Setup of run A:
==> flow/design.v (excerpt) <==
module DCT_Custom_Instruction(clk,
                              reset,
                              dataa,
                              n,
                              clk_en,
                              start,
							                done,
                              result);
For scale: ~13000 cells after synthesis, about 290 flip-flops, roughly 74 I/O pins.
clock: 16.0 ns
lec_check: 0
cap_margin: 0
core_margin: 2
core_utilization: 40
cts_cluster_size: 10
setup_slack_margin: -0.96
slew_margin: 20
tns_end_percent: 15
run.sh (not shown) runs the stock make flow with config.mk's settings and CLKGATE_MAP_FILE=.
The following lists how run B was set up differently from run A:
Settings: SLEW_MARGIN: 20 -> 10; MIN_ROUTING_LAYER: unset -> met2; CAP_MARGIN: 0 -> 25; GPL_TIMING_DRIVEN: unset -> 0; TNS_END_PERCENT: 15 -> 5; CELL_PAD_IN_SITES_GLOBAL_PLACEMENT: unset -> 3; SETUP_SLACK_MARGIN: -0.96 -> 1.43; CORE_ASPECT_RATIO: unset -> 1.11; CTS_CLUSTER_SIZE: 10 -> 78.
## What came out
- Post-route non-filler standard cell count: run B vs run A up about 3%
- Comparing run A and run B, detailed-route wire length per cell is lower on run A.
- For the wire length, run B came in 20% higher than run A did.
- Run B against run A: maximum net fanout on the critical path -2, final antenna diode count saw an increase.
- Run B vs run A: area of placed instances up slightly
- Re final area: run A was lower than run B.
For run C, these inputs were changed with respect to run B:
Settings: changing CAP_MARGIN from 25 to 20; removing CELL_PAD_IN_SITES_GLOBAL_PLACEMENT (formerly 3); changing CORE_UTILIZATION from 40 to 48; removing TNS_END_PERCENT (formerly 5); changing SETUP_SLACK_MARGIN from 1.43 to -1.12; removing CORE_ASPECT_RATIO (formerly 1.11); removing MIN_ROUTING_LAYER (formerly met2); removing CTS_CLUSTER_SIZE (formerly 78); changing SLEW_MARGIN from 10 to 25; removing GPL_TIMING_DRIVEN (formerly 0); changing the clock period (ns, I/O delays scaled along) from 16.0 to 11.6.
Notes after the runs:
To summarise run C: no stage aborted, but the layout did not pass its checks, failing on negative setup slack.
The wire length of the first global-routing pass of run C was inferior to that of run B.
Run C vs. run B: die width saw a decrease, area of the die saw a decrease.
Inputs modified between run C and run D:
Settings: SLEW_MARGIN: 25 -> 20; SETUP_SLACK_MARGIN: -1.12 -> unset; CORE_UTILIZATION: 48 -> 59; the clock period (ns, I/O delays scaled along): 11.6 -> 15.7.
### Flow results
Run D | stages: all done | timing, DRC, antenna: all pass. In terms of fraction of area in clock buffers and inverters, run C and run D differ only marginally. Area of all placed cells without fillers: run D vs run C down 23000 µm². [compare] base=run C new=run D: final standard cell utilization of the core went up 2.3 points, die outline height decreased by 49 µm relative to the old numbers, critical path depth fell about 1.9%. Where flop-to-flop setup slack is concerned, run C is outperformed by run D.

---

DCT_Custom_Instruction again, from the RTL that the note above started with.
Settings: LEC_CHECK=0, CAP_MARGIN=20, CORE_MARGIN=2, CORE_UTILIZATION=57, SETUP_SLACK_MARGIN=-1.12, SLEW_MARGIN=25; clock period 11.6 ns.
The first run ran to the end with violations: setup timing.
Change:
- CORE_UTILIZATION: 57 -> 63
- CTS_CLUSTER_DIAMETER: default -> 215
- clock period: 11.6 -> 16.1 ns (I/O delays scaled with it)
Effect: The changed run completed without violations; design area fell by 15%; via count fell by 9.4%; critical path depth fell by 3.
Change:
- CORE_UTILIZATION: 63 -> 40
- CTS_CLUSTER_DIAMETER: 215 -> default
- SETUP_SLACK_MARGIN: -1.12 -> default
- SLEW_MARGIN: 25 -> 20
- clock period: 16.1 -> 16.0 ns (I/O delays scaled with it)
After rerunning: Routed wire length barely changes; synthesized area does not change; count of clock-buffer cells in the layout went up by 5; design area climbs slightly; critical path depth is higher by 2; setup slack improved by 0.18 ns; die area is higher by well over a third; flip-flop count is unchanged; cell count grows by roughly a tenth.
Change:
- CTS_CLUSTER_SIZE: default -> 10
- SETUP_SLACK_MARGIN: default -> -0.96
Result:
- The changed run passed the timing, DRC and antenna checks
- hold slack gains 0.0038 ns
- final cell count barely changes
- area after synthesis is unchanged
- non-clock buffer count is unchanged
- count of clock-buffer cells in the layout increases by 4
- die size is unchanged
- setup slack got worse by 0.10 ns
Change:
- ABC_AREA: default -> 1
- CELL_PAD_IN_SITES_GLOBAL_PLACEMENT: default -> 3
- CORE_ASPECT_RATIO: default -> 0.57
- CORE_MARGIN: 2 -> 10
- CORE_UTILIZATION: 40 -> 20
- CTS_CLUSTER_DIAMETER: default -> 160
- CTS_CLUSTER_SIZE: 10 -> default
- GPL_ROUTABILITY_DRIVEN: default -> 1
- GPL_TIMING_DRIVEN: default -> 0
- HOLD_SLACK_MARGIN: default -> 0.18
- MIN_ROUTING_LAYER: default -> met2
- SETUP_SLACK_MARGIN: -0.96 -> default
- SLEW_MARGIN: 20 -> 0
The new run stopped in 5_1_grt with GRT-0116.
Die area is higher by 120%.
Area after synthesis climbs by 4.4%.
Synthesized cell count increases by 19%.

---

## red
The RTL this note starts from:
==> flow/design.v <==
module DCT_Component (
    input clk,
    input reset,
    input [3:0] address,
    input signed [31:0] writedata,
    input write,
    input read,
    input chipselect,
    output reg signed [31:0] readdata
);
    parameter signed [31:0] c1 = 1420;
    parameter signed [31:0] c2 = 1338;
    parameter signed [31:0] c3 = 1204;
    parameter signed [31:0] c5 = 805;
    parameter signed [31:0] c6 = 554;
    parameter signed [31:0] c7 = 283;
    parameter s1 = 3;
    parameter s2 = 10;
    parameter s3 = 13; 
    reg signed [31:0] data1, data2, data3, data4, data5, data6, data7, data8;
    wire signed [31:0] result1, result2, result3, result4, result5, result6, result7, result8;
    wire signed [31:0] result1_, result2_, result3_, result4_, result5_, result6_, result7_, result8_;
    wire signed [31:0] x0, x1, x2, x3, x4, x5, x6, x7, x8;
    wire signed [31:0] x5_out, x8_out, x7_out;
    DCT_Stage1 stage1(
        .data1(data1), .data2(data2), .data3(data3), .data4(data4),
        .data5(data5), .data6(data6), .data7(data7), .data8(data8),
        .x0(x0), .x1(x1), .x2(x2), .x3(x3), .x5(x5), .x6(x6), .x7(x7), .x8(x8)
    );
    DCT_Stage2 stage2(
        .x8(x8), .x5(x5), .x7(x7), .x6(x6),
        .x4(x4), .x5_out(x5_out), .x8_out(x8_out), .x7_out(x7_out)
    );
    DCT_Stage3 stage3(
        .x4(x4), .x5_out(x5_out),
        .result1(result1), .result5(result5)
    );
    DCT_Stage3Col stage3col(
        .x4(x4), .x5_out(x5_out),
        .result1_(result1_), .result5_(result5_)
    );
    DCT_Stage4 stage4(
        .x0(x0), .x1(x1), .x2(x2), .x3(x3), .x8_out(x8_out), .x7_out(x7_out),
        .result3(result3), .result7(result7), .result8(result8), .result6(result6), .result4(result4), .result2(result2)
    );
    DCT_Stage4Col stage4col(
        .x0(x0), .x1(x1), .x2(x2), .x3(x3), .x8_out(x8_out), .x7_out(x7_out),
        .result3_(result3_), .result7_(result7_), .result8_(result8_), .result6_(result6_), .result4_(result4_), .result2_(result2_)
    );
    always @(posedge clk or posedge reset) begin
        if (reset) begin
            data1 <= 0;
            data2 <= 0;
            data3 <= 0;
            data4 <= 0;
            data5 <= 0;
            data6 <= 0;
            data7 <= 0;
            data8 <= 0;
            readdata <= 0;
        end else begin
            if (write && chipselect) begin
                case (address)
                    4'b0000: data1 <= writedata;
                    4'b0001: data2 <= writedata;
                    4'b0010: data3 <= writedata;
                    4'b0011: data4 <= writedata;
                    4'b0100: data5 <= writedata;
                    4'b0101: data6 <= writedata;
                    4'b0110: data7 <= writedata;
                    4'b0111: data8 <= writedata;
                endcase
            end
            if (read && chipselect) begin
                case (address)
                    4'b0000: readdata <= result1;
                    4'b0001: readdata <= result2;
                    4'b0010: readdata <= result3;
                    4'b0011: readdata <= result4;
                    4'b0100: readdata <= result5;
                    4'b0101: readdata <= result6;
                    4'b0110: readdata <= result7;
                    4'b0111: readdata <= result8;
                    4'b1000: readdata <= result1_;
                    4'b1001: readdata <= result2_;
                    4'b1010: readdata <= result3_;
                    4'b1011: readdata <= result4_;
                    4'b1100: readdata <= result5_;
                    4'b1101: readdata <= result6_;
                    4'b1110: readdata <= result7_;
                    4'b1111: readdata <= result8_;
                endcase
            end
        end
    end
defparam stage4.c1 = c1;
defparam stage4.c2 = c2;
defparam stage4.c3 = c3;
defparam stage4.c5 = c5;
defparam stage4.c6 = c6;
defparam stage4.c7 = c7;
defparam stage4.s1 = s1;
defparam stage4.s2 = s2;
defparam stage4.s3 = s3;
defparam stage4col.c1 = c1;
defparam stage4col.c2 = c2;
defparam stage4col.c3 = c3;
defparam stage4col.c5 = c5;
defparam stage4col.c6 = c6;
defparam stage4col.c7 = c7;
defparam stage4col.s1 = s1;
defparam stage4col.s2 = s2;
defparam stage4col.s3 = s3;
defparam stage3col.s1 = s1;
defparam stage3col.s2 = s2;
defparam stage3col.s3 = s3;
endmodule
module DCT_Stage1(
    input signed [31:0] data1, data2, data3, data4, data5, data6, data7, data8,
    output reg signed [31:0] x0, x1, x2, x3, x5, x6, x7, x8
);
    always @(*) begin
        x8 = data1 + data8;
        x0 = data1 - data8;
        x7 = data2 + data7;
        x1 = data2 - data7;
        x6 = data3 + data6;
        x2 = data3 - data6;
        x5 = data4 + data5;
        x3 = data4 - data5;
    end
endmodule
module DCT_Stage2(
    input signed [31:0] x8, x5, x7, x6,
    output reg signed [31:0] x4, x5_out, x8_out, x7_out
);
    always @(*) begin
        x4 = x8 + x5;
        x8_out = x8 - x5;
        x5_out = x7 + x6;
        x7_out = x7 - x6;
    end
endmodule
module DCT_Stage3(
    input signed [31:0] x4, x5_out,
    output reg signed [31:0] result1, result5
);
    always @(*) begin
        result1 = x4 + x5_out;
        result5 = x4 - x5_out;
    end
endmodule
module DCT_Stage3Col(
    input signed [31:0] x4, x5_out,
    output reg signed [31:0] result1_, result5_
);
    parameter s1 = 3;
    parameter s2 = 10;
    parameter s3 = 13; 
    always @(*) begin
        result1_ = (x4 + x5_out) >>> s1;
        result5_ = (x4 - x5_out) >>> s1;
    end
endmodule
module DCT_Stage4(
    input signed [31:0] x0, x1, x2, x3, x8_out, x7_out,
    output reg signed [31:0] result3, result7, result8, result6, result4, result2
);
    parameter signed [31:0] c1 = 1420;
    parameter signed [31:0] c2 = 1338;
    parameter signed [31:0] c3 = 1204;
    parameter signed [31:0] c5 = 805;
    parameter signed [31:0] c6 = 554;
    parameter signed [31:0] c7 = 283;
    parameter s1 = 3;
    parameter s2 = 10;
    parameter s3 = 13; 
    always @(*) begin
        result3 = (x8_out * c2 + x7_out * c6) >>> s2;
        result7 = (x8_out * c6 - x7_out * c2) >>> s2;
        result8 = (x0 * c7 - x1 * c5 + x2 * c3 - x3 * c1) >>> s2;
        result6 = (x0 * c5 - x1 * c1 + x2 * c7 + x3 * c3) >>> s2;
        result4 = (x0 * c3 - x1 * c7 - x2 * c1 - x3 * c5) >>> s2;
        result2 = (x0 * c1 + x1 * c3 + x2 * c5 + x3 * c7) >>> s2;
    end
endmodule
module DCT_Stage4Col(
    input signed [31:0] x0, x1, x2, x3, x8_out, x7_out,
    output reg signed [31:0] result3_, result7_, result8_, result6_, result4_, result2_
);
    parameter signed [31:0] c1 = 1420;
    parameter signed [31:0] c2 = 1338;
    parameter signed [31:0] c3 = 1204;
    parameter signed [31:0] c5 = 805;
    parameter signed [31:0] c6 = 554;
    parameter signed [31:0] c7 = 283;
    parameter s1 = 3;
    parameter s2 = 10;
    parameter s3 = 13; 
    always @(*) begin
        result3_ = (x8_out * c2 + x7_out * c6) >>> s3;
        result7_ = (x8_out * c6 - x7_out * c2) >>> s3;
        result8_ = (x0 * c7 - x1 * c5 + x2 * c3 - x3 * c1) >>> s3;
        result6_ = (x0 * c5 - x1 * c1 + x2 * c7 + x3 * c3) >>> s3;
        result4_ = (x0 * c3 - x1 * c7 - x2 * c1 - x3 * c5) >>> s3;
        result2_ = (x0 * c1 + x1 * c3 + x2 * c5 + x3 * c7) >>> s3;
    end
endmodule
module DCT_Custom_Instruction(clk,
                              reset,
                              dataa,
                              n,
                              clk_en,
                              start,
							                done,
                              result);
parameter c1 = 1420;
parameter c2 = 1338;
parameter c3 = 1204;
parameter c5 = 805;
parameter c6 = 554;
parameter c7 = 283;
parameter s1 = 3;
parameter s2 = 10;
parameter s3 = 13;   
  input clk;
  input reset;
  input signed [31:0] dataa;  
  input [4:0] n;
  input clk_en;
  input start;
  output done;
  output signed [31:0] result;
  wire [3:0] address;
  wire write;
  wire read;
  reg done_delay;
  assign write = (n<8);
  assign read = (n>7);
 assign address = (n == 1) ? 4'b0001 :
                   (n == 2) ? 4'b0010 :
                   (n == 3) ? 4'b0011 :
                   (n == 4) ? 4'b0100 :
                   (n == 5) ? 4'b0101 :
                   (n == 6) ? 4'b0110 :
                   (n == 7) ? 4'b0111 :
                   (n == 8) ? 4'b0000 :
                   (n == 9) ? 4'b0001 :
                   (n == 10) ? 4'b0010 :
                   (n == 11) ? 4'b0011 :
                   (n == 12) ? 4'b0100 :
                   (n == 13) ? 4'b0101 :
                   (n == 14) ? 4'b0110 :
                   (n == 15) ? 4'b0111 :
                   (n == 16) ? 4'b1000 :
                   (n == 17) ? 4'b1001 :
                   (n == 18) ? 4'b1010 :
                   (n == 19) ? 4'b1011 :
                   (n == 20) ? 4'b1100 :
                   (n == 21) ? 4'b1101 :
                   (n == 22) ? 4'b1110 :
                   (n == 23) ? 4'b1111 : 4'b0000;
  assign done = (n>7)? done_delay : start;
  always @ (posedge clk or posedge reset)
  begin
  if (reset)
		done_delay <= 0;
  else
		done_delay <= start & read;
  end
  DCT_Component wrapper_wiring(.clk(clk),
                               .reset(reset),
                               .address(address),
                               .writedata(dataa),
                               .write(write & start),
                               .read(read),
                               .chipselect(clk_en),
                               .readdata(result));
defparam wrapper_wiring.c1 = c1;
defparam wrapper_wiring.c2 = c2;
defparam wrapper_wiring.c3 = c3;
defparam wrapper_wiring.c5 = c5;
defparam wrapper_wiring.c6 = c6;
defparam wrapper_wiring.c7 = c7;
defparam wrapper_wiring.s1 = s1;
defparam wrapper_wiring.s2 = s2;
defparam wrapper_wiring.s3 = s3;
endmodule
==> flow/config.mk <==
export PLATFORM = sky130hd
export DESIGN_NAME = DCT_Custom_Instruction
export DESIGN_NICKNAME = DCT_Custom_Instruction
export VERILOG_FILES = /design/flow/design.v
export SDC_FILE = /design/flow/constraint.sdc
export NUM_CORES = 4
export LEC_CHECK = 0
export CAP_MARGIN = 20
export CELL_PAD_IN_SITES_DETAIL_PLACEMENT = 1
export CORE_ASPECT_RATIO = 0.55
export CORE_MARGIN = 3
export CORE_UTILIZATION = 32
export CTS_CLUSTER_SIZE = 34
export GPL_TIMING_DRIVEN = 1
export MAX_ROUTING_LAYER = met5
export MIN_ROUTING_LAYER = met2
export PLACE_DENSITY_LB_ADDON = 0.02
export SETUP_SLACK_MARGIN = 0.81
export SLEW_MARGIN = 20
==> flow/constraint.sdc <==
create_clock -name core_clock -period 16.7 [get_ports {clk}]
set_input_delay 3.3400 -clock core_clock [delete_from_list [all_inputs] [get_ports {clk}]]
set_output_delay 3.3400 -clock core_clock [all_outputs]
set_load 0.01 [all_outputs]
red did not make it past global routing (5_1_grt), where a tool error ended it.
Relative to red, the following input files were edited for blue:
==> flow/config.mk <==
export PLATFORM = sky130hd
export DESIGN_NAME = DCT_Custom_Instruction
export DESIGN_NICKNAME = DCT_Custom_Instruction
export VERILOG_FILES = /design/flow/design.v
export SDC_FILE = /design/flow/constraint.sdc
export NUM_CORES = 4
export LEC_CHECK = 0
export CAP_MARGIN = 20
export CORE_MARGIN = 2
export CORE_UTILIZATION = 57
export SETUP_SLACK_MARGIN = 2.78
export SLEW_MARGIN = 20
==> flow/constraint.sdc <==
create_clock -name core_clock -period 11.1 [get_ports {clk}]
set_input_delay 2.2200 -clock core_clock [delete_from_list [all_inputs] [get_ports {clk}]]
set_output_delay 2.2200 -clock core_clock [all_outputs]
set_load 0.01 [all_outputs]
### Flow results
- blue finished all stages; however, its layout fails the closing checks, the failures being setup timing.
- Looking at blue and red, the simple-gate portion of the synthesized area is a wash.
- Floorplan die width (higher): red
- Between blue and red, it is blue whose overall chip area is lower, by 44%.
#### Input delta (green over blue)
diff --git a/flow/config.mk b/flow/config.mk
--- a/flow/config.mk
+++ b/flow/config.mk
@@ -7,0 +8 @@
+export ABC_AREA = 1
@@ -10,2 +11,2 @@
-export CORE_UTILIZATION = 57
-export SETUP_SLACK_MARGIN = 2.78
+export CORE_UTILIZATION = 70
+export CTS_CLUSTER_DIAMETER = 283
==> flow/constraint.sdc <==
create_clock -name core_clock -period 12.2 [get_ports {clk}]
set_input_delay 2.4400 -clock core_clock [delete_from_list [all_inputs] [get_ports {clk}]]
set_output_delay 2.4400 -clock core_clock [all_outputs]
set_load 0.01 [all_outputs]
Findings:
- Among blue and green, the run that stopped before the end is green, and it is the only one.
- No crash in blue: every stage finished, but the layout fails its final checks due to setup timing.
- NOTE synthesized area blue->green increased by a few percent
- In green relative to blue, weighted congestion at the end of routability-driven global placement had gone up by more than 10%.
- Post-synthesis xor/xnor area fraction in green vs blue: down 1.4 points
Input changes introduced in orange (baseline for comparison: green):
diff --git a/flow/config.mk b/flow/config.mk
--- a/flow/config.mk
+++ b/flow/config.mk
@@ -8 +7,0 @@
-export ABC_AREA = 1
@@ -11,2 +10,2 @@
-export CORE_UTILIZATION = 70
-export CTS_CLUSTER_DIAMETER = 283
+export CORE_UTILIZATION = 40
+export SETUP_SLACK_MARGIN = -1.24
@@ -13,0 +13 @@
+export TNS_END_PERCENT = 25
==> flow/constraint.sdc <==
create_clock -name core_clock -period 16.0 [get_ports {clk}]
set_input_delay 3.2000 -clock core_clock [delete_from_list [all_inputs] [get_ports {clk}]]
set_output_delay 3.2000 -clock core_clock [all_outputs]
set_load 0.01 [all_outputs]
Notes after the runs:
Going from green to orange, placeable core region moved up; standard cell area after detailed placement decreased 9.2%; total die area rose by 67%. Between orange and green, the post-synthesis cell count is lower for orange. orange ran to completion and came out clean on the timing, DRC and antenna checks. Compared with green, in orange post-synthesis share of cell area spent on full adders, half adders and majority gates shows an increase of 2.3 points; post-synthesis sequential area ratio shows an increase of 0.26 points. Xor and xnor area share after synthesis delta for orange relative to green: 1.4 points higher.
